==> flow/design.v (excerpt) <==
module top(
    input logic clk,         
    input logic rst,         
    output logic RGB_R,      
    output logic RGB_G,      
    output logic RGB_B       
);
    localparam CLK_FREQ = 12_000_000;  
    localparam PWM_RESOLUTION = 8;   
    localparam PWM_MAX = (1 << PWM_RESOLUTION) - 1;   
    localparam PWM_CYCLES = 256;   
    localparam DEGREES_MAX = 360;
    localparam CYCLES_PER_DEGREE = CLK_FREQ / DEGREES_MAX;   
    typedef enum logic [1:0] {
        STATE_PWM_COUNT,
        STATE_DEGREE_COUNT,
        STATE_HSV_CALC,
        STATE_PWM_OUTPUT
    } state_t;
    logic [PWM_RESOLUTION-1:0] pwm_counter;
    logic [PWM_RESOLUTION-1:0] red_pwm_value, green_pwm_value, blue_pwm_value;
    logic [31:0] degree_counter;
    logic [8:0] current_degree;
    state_t current_state;
    state_t next_state;
    always_ff @(posedge clk) begin
        if (rst) current_state <= STATE_PWM_COUNT;
        else current_state <= next_state;
    end
    always_comb begin  
        case (current_state)
            STATE_PWM_COUNT: begin
                if (degree_counter == CYCLES_PER_DEGREE - 1) begin
                    next_state = STATE_DEGREE_COUNT;
                end else begin
                    next_state = STATE_PWM_COUNT;
                end
            end
            STATE_DEGREE_COUNT: begin
                next_state = STATE_HSV_CALC;
            end
            STATE_HSV_CALC: begin
                next_state = STATE_PWM_OUTPUT;
            end
            STATE_PWM_OUTPUT: begin
                next_state = STATE_PWM_COUNT;
            end
            default: begin
                next_state = STATE_PWM_COUNT;
            end
        endcase
    end
    always_ff @(posedge clk) begin
        if (rst) begin
            pwm_counter <= 0;
            degree_counter <= 0;
            current_degree <= 0;
            red_pwm_value <= 0;
  ...
make LEC_CHECK=0 CAP_MARGIN=20 CORE_MARGIN=2 CORE_UTILIZATION=40 CTS_CLUSTER_DIAMETER=154 CTS_CLUSTER_SIZE=93 SLEW_MARGIN=20 TNS_END_PERCENT=10 finish   # period 14.0 ns
run.sh (not shown) runs the stock make flow with config.mk's settings and CLKGATE_MAP_FILE=.
Next try:
--- a/flow/config.mk
+++ b/flow/config.mk
@@ -8,7 +8,5 @@
 export CAP_MARGIN = 20
 export CORE_MARGIN = 2
-export CORE_UTILIZATION = 40
-export CTS_CLUSTER_DIAMETER = 154
-export CTS_CLUSTER_SIZE = 93
+export CORE_UTILIZATION = 65
+export PLACE_DENSITY = 0.35
 export SLEW_MARGIN = 20
-export TNS_END_PERCENT = 10
==> flow/constraint.sdc (replaced) <==
create_clock -name core_clock -period 5.07 [get_ports {clk}]
set_input_delay 1.0140 -clock core_clock [delete_from_list [all_inputs] [get_ports {clk}]]
set_output_delay 1.0140 -clock core_clock [all_outputs]
set_load 0.01 [all_outputs]
Effect:
- The new run stopped in global routing
- area after synthesis does not change
- die size drops by 38%
- synthesized cell count does not change
Next try:
--- a/flow/config.mk
+++ b/flow/config.mk
@@ -6,7 +6,7 @@
 export NUM_CORES = 4
 export LEC_CHECK = 0
+export ABC_AREA = 1
 export CAP_MARGIN = 20
 export CORE_MARGIN = 2
-export CORE_UTILIZATION = 65
-export PLACE_DENSITY = 0.35
+export CORE_UTILIZATION = 57
 export SLEW_MARGIN = 20
==> flow/constraint.sdc (replaced) <==
create_clock -name core_clock -period 9.65 [get_ports {clk}]
set_input_delay 1.9300 -clock core_clock [delete_from_list [all_inputs] [get_ports {clk}]]
set_output_delay 1.9300 -clock core_clock [all_outputs]
set_load 0.01 [all_outputs]
Now the flow ran to the end with violations: negative setup slack. Area after synthesis falls slightly. Synthesized cell count climbs by roughly a tenth. Die size increases by roughly a tenth.
Next try:
--- a/flow/config.mk
+++ b/flow/config.mk
@@ -6,7 +6,6 @@
 export NUM_CORES = 4
 export LEC_CHECK = 0
-export ABC_AREA = 1
 export CAP_MARGIN = 20
 export CORE_MARGIN = 2
-export CORE_UTILIZATION = 57
+export CORE_UTILIZATION = 40
 export SLEW_MARGIN = 20
==> flow/constraint.sdc (replaced) <==
create_clock -name core_clock -period 14.0 [get_ports {clk}]
set_input_delay 2.8000 -clock core_clock [delete_from_list [all_inputs] [get_ports {clk}]]
set_output_delay 2.8000 -clock core_clock [all_outputs]
set_load 0.01 [all_outputs]
What happened: Now the flow produced a clean layout. Sequential share of layout area came out higher by 1.4 points. Total power falls by 37%. Combinational power drops by 24%. Count of clock-buffer cells in the layout does not change.

* * *

oak:
top again, from the RTL that the note above started with.
clock: 10.2 ns
lec_check: 0
abc_area: 0
cap_margin: 40
cell_pad_in_sites_detail_placement: 0
core_aspect_ratio: 0.5
core_margin: 2
core_utilization: 59
cts_cluster_diameter: 188
cts_cluster_size: 91
gpl_timing_driven: 0
max_routing_layer: met5
min_routing_layer: met1
place_density: 0.62
slew_margin: 0
tns_end_percent: 10
Ran to the end and failed final checks on setup timing: oak.
### oak -> pine
- GPL_TIMING_DRIVEN no longer set, was 0
- TNS_END_PERCENT no longer set, was 10
- SLEW_MARGIN now 20, was 0
- CTS_CLUSTER_SIZE no longer set, was 91
- CORE_UTILIZATION now 72, was 59
- CORE_ASPECT_RATIO now 1.06, was 0.5
- CTS_CLUSTER_DIAMETER no longer set, was 188
- PLACE_DENSITY now 0.37, was 0.62
- the clock period (ns, I/O delays scaled along) now 4.29, was 10.2
--- outcome ---
| oak | all stages done | FAIL | setup timing |
The log for pine ends in detailed placement (3_5_place_dp) with error DPL-0033, so the run never completed.
oak -> pine: synthesized-area fraction occupied by adder cells delta 0, exact match
From oak to pine the numbers moved as follows: area of the placeable core dropped 0.0060 mm^2, synthesized area divided by synthesized cell count barely changed, post-synthesis xor/xnor area fraction barely changed.
From oak to pine the numbers moved as follows: die span in x moved down, vertical die dimension rose by 41 um, post-synthesis instance total shows no meaningful change, overall chip area -18%.
Edits applied to the flow inputs when going from pine to birch:
- clearing PLACE_DENSITY, which used to be 0.37
- putting CTS_CLUSTER_SIZE at 79 where nothing was set
- swapping 1.06 for 0.92 in CORE_ASPECT_RATIO
- putting PLACE_DENSITY_LB_ADDON at 0.0 where nothing was set
- swapping 4.29 for 10.8 in the clock period (ns, I/O delays scaled along)
Results
birch completed end to end; final checks failed (setup timing).
Summary — number of standard-cell rows in the floorplan, birch relative to pine: lower, by 4.
Delta (birch minus pine): vertical die dimension shrank by about 7%; last weighted congestion value of the routability-driven placer went down; post-synth tally of flip-flops with integrated enable held; count of boundary I/O pins ~0 delta.
Core area on birch is up relative to pine.
[birch] x dimension of the die rose 7.2% relative to pine
Diff pine..birch | overall chip area | negligible
Multiplexer share of the synthesized area of birch is on par with pine.
Going from pine to birch, initial standard-cell utilization of the core decreased 0.39 points; parity-gate share of the synthesized area counting xor and xnor cells shows no meaningful change.
Input-level comparison between maple and birch:
- CORE_ASPECT_RATIO: 0.92 -> 1.06
- PLACE_DENSITY: unset -> 0.35
- PLACE_DENSITY_LB_ADDON: 0.0 -> unset
- CTS_CLUSTER_SIZE: 79 -> unset
- the clock period (ns, I/O delays scaled along): 10.8 -> 4.29
### Flow results
birch ran in full, but the layout does not pass; the checks complain about setup timing. maple terminated abnormally: detailed placement (3_5_place_dp) reported DPL-0033. maple vs. birch: final weighted congestion in routability-driven placement went up, effective utilization at floorplan increased 0.39 points, core area decreased 150 um^2. maple against birch: area after synthesis about even; chip height rose 7.2%; number of rows created at floorplan rose about 7%; die size about even; number of enable-type register cells in the synthesized netlist about even.

* * *

== P ==
The RTL this note starts from:
==> flow/design.v <==
module top(
    input logic clk,         
    input logic rst,         
    output logic RGB_R,      
    output logic RGB_G,      
    output logic RGB_B       
);
    localparam CLK_FREQ = 12_000_000;  
    localparam PWM_RESOLUTION = 8;   
    localparam PWM_MAX = (1 << PWM_RESOLUTION) - 1;   
    localparam PWM_CYCLES = 256;   
    localparam DEGREES_MAX = 360;
    localparam CYCLES_PER_DEGREE = CLK_FREQ / DEGREES_MAX;   
    typedef enum logic [1:0] {
        STATE_PWM_COUNT,
        STATE_DEGREE_COUNT,
        STATE_HSV_CALC,
        STATE_PWM_OUTPUT
    } state_t;
    logic [PWM_RESOLUTION-1:0] pwm_counter;
    logic [PWM_RESOLUTION-1:0] red_pwm_value, green_pwm_value, blue_pwm_value;
    logic [31:0] degree_counter;
    logic [8:0] current_degree;
    state_t current_state;
    state_t next_state;
    always_ff @(posedge clk) begin
        if (rst) current_state <= STATE_PWM_COUNT;
        else current_state <= next_state;
    end
    always_comb begin  
        case (current_state)
            STATE_PWM_COUNT: begin
                if (degree_counter == CYCLES_PER_DEGREE - 1) begin
                    next_state = STATE_DEGREE_COUNT;
                end else begin
                    next_state = STATE_PWM_COUNT;
                end
            end
            STATE_DEGREE_COUNT: begin
                next_state = STATE_HSV_CALC;
            end
            STATE_HSV_CALC: begin
                next_state = STATE_PWM_OUTPUT;
            end
            STATE_PWM_OUTPUT: begin
                next_state = STATE_PWM_COUNT;
            end
            default: begin
                next_state = STATE_PWM_COUNT;
            end
        endcase
    end
    always_ff @(posedge clk) begin
        if (rst) begin
            pwm_counter <= 0;
            degree_counter <= 0;
            current_degree <= 0;
            red_pwm_value <= 0;
            green_pwm_value <= 0;
            blue_pwm_value <= 0;
        end else
        case (current_state)
            STATE_PWM_COUNT: begin
                pwm_counter <= pwm_counter + 1;                
                if (degree_counter == CYCLES_PER_DEGREE - 1) begin
                    degree_counter <= 0;
                end else begin
                    degree_counter <= degree_counter + 1;
                end
            end
            STATE_DEGREE_COUNT: begin
                if (current_degree == DEGREES_MAX - 1) begin
                    current_degree <= 0;
                end else begin
                    current_degree <= current_degree + 1;
                end
            end
            STATE_HSV_CALC: begin
                if (current_degree < 60) begin
                    red_pwm_value <= PWM_MAX;
                end else if (current_degree < 120) begin
                    red_pwm_value <= PWM_MAX - ((current_degree - 60) * PWM_MAX / 60);
                end else if (current_degree < 240) begin
                    red_pwm_value <= 0;
                end else if (current_degree < 300) begin
                    red_pwm_value <= (current_degree - 240) * PWM_MAX / 60;
                end else begin
                    red_pwm_value <= PWM_MAX;
                end
                if (current_degree < 60) begin
                    green_pwm_value <= current_degree * PWM_MAX / 60;
                end else if (current_degree < 180) begin
                    green_pwm_value <= PWM_MAX;
                end else if (current_degree < 240) begin
                    green_pwm_value <= PWM_MAX - ((current_degree - 180) * PWM_MAX / 60);
                end else begin
                    green_pwm_value <= 0;
                end
                if (current_degree < 120) begin
                    blue_pwm_value <= 0;
                end else if (current_degree < 180) begin
                    blue_pwm_value <= (current_degree - 120) * PWM_MAX / 60;
                end else if (current_degree < 300) begin
                    blue_pwm_value <= PWM_MAX;
                end else begin
                    blue_pwm_value <= PWM_MAX - ((current_degree - 300) * PWM_MAX / 60);
                end
            end
            STATE_PWM_OUTPUT: begin
            end
        endcase
    end
    assign RGB_R = (pwm_counter > red_pwm_value) ? 1'b1 : 1'b0;
    assign RGB_G = (pwm_counter > green_pwm_value) ? 1'b1 : 1'b0;
    assign RGB_B = (pwm_counter > blue_pwm_value) ? 1'b1 : 1'b0;
endmodule
Settings: LEC_CHECK=0, CAP_MARGIN=20, CORE_MARGIN=2, CORE_UTILIZATION=72, CTS_CLUSTER_DIAMETER=400, CTS_CLUSTER_SIZE=10, PLACE_DENSITY_LB_ADDON=0.05, SETUP_SLACK_MARGIN=-0.39, SLEW_MARGIN=20; clock period 11.0 ns.
The final report for P shows a completed flow and a layout that fails verification, specifically negative setup slack.
Setup changes, P to Q
diff --git a/flow/config.mk b/flow/config.mk
--- a/flow/config.mk
+++ b/flow/config.mk
@@ -9,7 +9,5 @@
 export CORE_MARGIN = 2
 export CORE_UTILIZATION = 72
-export CTS_CLUSTER_DIAMETER = 400
-export CTS_CLUSTER_SIZE = 10
-export PLACE_DENSITY_LB_ADDON = 0.05
-export SETUP_SLACK_MARGIN = -0.39
+export PLACE_DENSITY = 0.39
+export SETUP_SLACK_MARGIN = 2.36
 export SLEW_MARGIN = 20
==> flow/constraint.sdc <==
create_clock -name core_clock -period 10.6 [get_ports {clk}]
set_input_delay 2.1200 -clock core_clock [delete_from_list [all_inputs] [get_ports {clk}]]
set_output_delay 2.1200 -clock core_clock [all_outputs]
set_load 0.01 [all_outputs]
==> comparison <==
Q did not finish; a tool error ended it in global routing (5_1_grt). Per the comparison of Q with P, final RePlAce weighted congestion rose about 2.3%; number of flops mapped to enable cells by yosys about even; synthesized area about even; worst slack after detailed placement rose 0.023 ns.
Here is what was changed in the inputs of R compared with Q.
diff --git a/flow/config.mk b/flow/config.mk
--- a/flow/config.mk
+++ b/flow/config.mk
@@ -8,6 +8,4 @@
 export CAP_MARGIN = 20
 export CORE_MARGIN = 2
-export CORE_UTILIZATION = 72
-export PLACE_DENSITY = 0.39
-export SETUP_SLACK_MARGIN = 2.36
+export CORE_UTILIZATION = 40
 export SLEW_MARGIN = 20
==> flow/constraint.sdc <==
create_clock -name core_clock -period 13.3 [get_ports {clk}]
set_input_delay 2.6600 -clock core_clock [delete_from_list [all_inputs] [get_ports {clk}]]
set_output_delay 2.6600 -clock core_clock [all_outputs]
set_load 0.01 [all_outputs]
==> comparison <==
- R completed every stage of the flow, and the final layout passed the timing, design-rule and antenna checks.
- Diff Q -> R: core box area rose about 80%, total die size rose about 80%, worst slack at placement rose 1.18 ns.
- R vs. Q: initial core utilization shows a reduction of 33 points; post-DP HPWL shows a reduction of 8.1%; post-CTS resize count shows a reduction of 233.
> inputs changed (R -> S)
diff --git a/flow/config.mk b/flow/config.mk
--- a/flow/config.mk
+++ b/flow/config.mk
@@ -8,4 +8,4 @@
 export CAP_MARGIN = 20
 export CORE_MARGIN = 2
-export CORE_UTILIZATION = 40
+export CORE_UTILIZATION = 29
 export SLEW_MARGIN = 20
[summary]
S finished every step from synthesis to the final layout, and the layout passed the timing, design-rule and antenna checks.
S against R: wire length of the first global-routing pass now smaller, fraction of standard cell area in multi-input logic fell 1.1 points.
STATUS total power draw: S loses against R
S ended with more initial DRC count than R.
Diff R -> S: fmax decreased by 0.40 MHz relative to the old numbers, worst setup slack went down.
[diff] total wirelength of the detailed-routed design, S relative to R: improvement
Final non-filler cell area: S vs R up 350 sq um
Cmp S vs R: worst hold margin higher in S
Row global-route track usage on met1: S lower / R higher
| layout buffering overhead excluding clock cells | S vs R | ≈ equal |
## Diff of input files: T against S
diff --git a/flow/config.mk b/flow/config.mk
--- a/flow/config.mk
+++ b/flow/config.mk
@@ -6,6 +6,9 @@
 export NUM_CORES = 4
 export LEC_CHECK = 0
+export ABC_AREA = 1
 export CAP_MARGIN = 20
 export CORE_MARGIN = 2
-export CORE_UTILIZATION = 29
+export CORE_UTILIZATION = 66
+export CTS_CLUSTER_DIAMETER = 397
+export PLACE_DENSITY = 0.35
 export SLEW_MARGIN = 20
==> flow/constraint.sdc <==
create_clock -name core_clock -period 9.65 [get_ports {clk}]
set_input_delay 1.9300 -clock core_clock [delete_from_list [all_inputs] [get_ports {clk}]]
set_output_delay 1.9300 -clock core_clock [all_outputs]
set_load 0.01 [all_outputs]
[summary]
In T the implementation ran to completion but is not tape-out ready, as the final checks report negative setup slack.
Between T and S, it is T whose well-tap cell count is lower, by 483.
Changes observed in T relative to S: total area of multi-input combinational cells +about 7%, non-clock buffer count went up 780%, synthesis-to-finish area growth went up, routed length per instance increased by about 10% relative to the old numbers.

* * *

== tundra ==
// top: RTL as listed in full above, without the edits since
export LEC_CHECK = 0
export ABC_AREA = 1
export CAP_MARGIN = 0
export CELL_PAD_IN_SITES_DETAIL_PLACEMENT = 0
export CORE_ASPECT_RATIO = 0.5
export CORE_MARGIN = 2
export CORE_UTILIZATION = 59
export CTS_CLUSTER_DIAMETER = 188
export CTS_CLUSTER_SIZE = 91
export GPL_TIMING_DRIVEN = 0
export MAX_ROUTING_LAYER = met5
export MIN_ROUTING_LAYER = met1
export PLACE_DENSITY = 0.91
export SLEW_MARGIN = 0
export TNS_END_PERCENT = 10
create_clock -name core_clock -period 10.2 [get_ports {clk}]
Complete run, failing final checks: tundra, reason setup timing.
Relative to tundra, the following input files were edited for amber:
==> flow/config.mk <==
export PLATFORM = sky130hd
export DESIGN_NAME = top
export DESIGN_NICKNAME = top
export VERILOG_FILES = /design/flow/design.v
export SDC_FILE = /design/flow/constraint.sdc
export NUM_CORES = 4
export LEC_CHECK = 0
export ABC_AREA = 1
export CAP_MARGIN = 40
export CELL_PAD_IN_SITES_DETAIL_PLACEMENT = 0
export CORE_ASPECT_RATIO = 1.06
export CORE_MARGIN = 2
export CORE_UTILIZATION = 70
export MAX_ROUTING_LAYER = met5
export MIN_ROUTING_LAYER = met1
export PLACE_DENSITY_LB_ADDON = 0.01
export SLEW_MARGIN = 20
==> flow/constraint.sdc <==
create_clock -name core_clock -period 4.29 [get_ports {clk}]
set_input_delay 0.8580 -clock core_clock [delete_from_list [all_inputs] [get_ports {clk}]]
set_output_delay 0.8580 -clock core_clock [all_outputs]
set_load 0.01 [all_outputs]
Results
- amber did not run to completion, as it errored out during 5_1_grt.
- Changes observed in amber relative to tundra: post-placement worst setup slack shows a reduction of 4.38 ns, I/O pin count shows no meaningful change.
- Compared amber vs tundra, and die span in y is up in amber.
- Between amber and tundra, it is amber whose core outline area is lower, by 16%.
- Count of port buffers added during placement: amber vs tundra identical
- amber against tundra; placed wire-length estimate is up by more than a quarter.
- Comparing amber with tundra, the post-synthesis xor/xnor area fraction came out essentially unchanged.
- The die area of amber falls short of that of tundra by 0.0054 mm².
- Per the comparison of amber with tundra, cell total after placement increased 12%, area after detailed placement increased 22%, floorplan core density increased 11 points.
For indigo, these inputs were changed with respect to amber:
==> flow/config.mk <==
export PLATFORM = sky130hd
export DESIGN_NAME = top
export DESIGN_NICKNAME = top
export VERILOG_FILES = /design/flow/design.v
export SDC_FILE = /design/flow/constraint.sdc
export NUM_CORES = 4
export LEC_CHECK = 0
export ABC_AREA = 0
export CAP_MARGIN = 40
export CELL_PAD_IN_SITES_DETAIL_PLACEMENT = 0
export CORE_ASPECT_RATIO = 0.5
export CORE_MARGIN = 2
export CORE_UTILIZATION = 59
export CTS_CLUSTER_DIAMETER = 282
export CTS_CLUSTER_SIZE = 91
export MAX_ROUTING_LAYER = met5
export MIN_ROUTING_LAYER = met1
export PLACE_DENSITY = 0.62
export SLEW_MARGIN = 20
export TNS_END_PERCENT = 10
==> flow/constraint.sdc <==
create_clock -name core_clock -period 10.2 [get_ports {clk}]
set_input_delay 2.0400 -clock core_clock [delete_from_list [all_inputs] [get_ports {clk}]]
set_output_delay 2.0400 -clock core_clock [all_outputs]
set_load 0.01 [all_outputs]
[summary]
Every stage of indigo finished as expected; the final checks, on the other hand, flagged setup timing, which means the layout fails. From amber to indigo the numbers moved as follows: share of flip-flops with an asynchronous set or reset after synthesis did not really move, Yosys chip area went up, number of top-level pins did not really move, mux contribution to synthesized area went up. Synthesized area, indigo and amber: larger value in indigo. Going from amber to indigo, number of gates resized after CTS shrinks by about 50%. When indigo is set beside amber, its area fraction in full adders, half adders and majority gates turns out to be 0.20 points smaller. Of indigo and amber, it is indigo that has the lower fraction of the core area occupied by cells at floorplan. On number of standard cells reported by yosys: between indigo and amber, it ends up lower for indigo.
Input changes introduced in onyx (baseline for comparison: indigo):
==> flow/config.mk <==
export PLATFORM = sky130hd
export DESIGN_NAME = top
export DESIGN_NICKNAME = top
export VERILOG_FILES = /design/flow/design.v
export SDC_FILE = /design/flow/constraint.sdc
export NUM_CORES = 4
export LEC_CHECK = 0
export ABC_AREA = 0
export CAP_MARGIN = 40
export CELL_PAD_IN_SITES_DETAIL_PLACEMENT = 0
export CORE_MARGIN = 2
export CORE_UTILIZATION = 72
export MAX_ROUTING_LAYER = met5
export MIN_ROUTING_LAYER = met1
export PLACE_DENSITY_LB_ADDON = 0.0
export SLEW_MARGIN = 20
==> flow/constraint.sdc <==
create_clock -name core_clock -period 10.8 [get_ports {clk}]
set_input_delay 2.1600 -clock core_clock [delete_from_list [all_inputs] [get_ports {clk}]]
set_output_delay 2.1600 -clock core_clock [all_outputs]
set_load 0.01 [all_outputs]
Complete run, failing final checks: onyx, reason setup timing. Summary: fmax, onyx worse than indigo. Comparing indigo and onyx, final non-filler cell area is higher on indigo. When onyx is set beside indigo, its portion of total power attributed to the clock network turns out to be 0.3 points larger. onyx against indigo: critical path depth picked up an extra about 11%, routed wire length picked up an extra about 4%, routed wire length on met2 picked up an extra about 6%, cell depth of the worst flop-to-flop path picked up an extra about 11%, count of plain and timing-repair buffers lost 46%. onyx ended up with blue_pwm_value[0] as its capturing instance or port of the critical path; indigo ended up with red_pwm_value[0]. In the reports for indigo and onyx, the larger stage delay of the slowest cell on the critical path belongs to indigo. Die area went down by more than 10% going from indigo to onyx. Re post-synthesis share of cell area spent on and-or and or-and gates: no difference whatsoever between onyx and indigo.
Power is estimated from default activity; no workload was simulated.
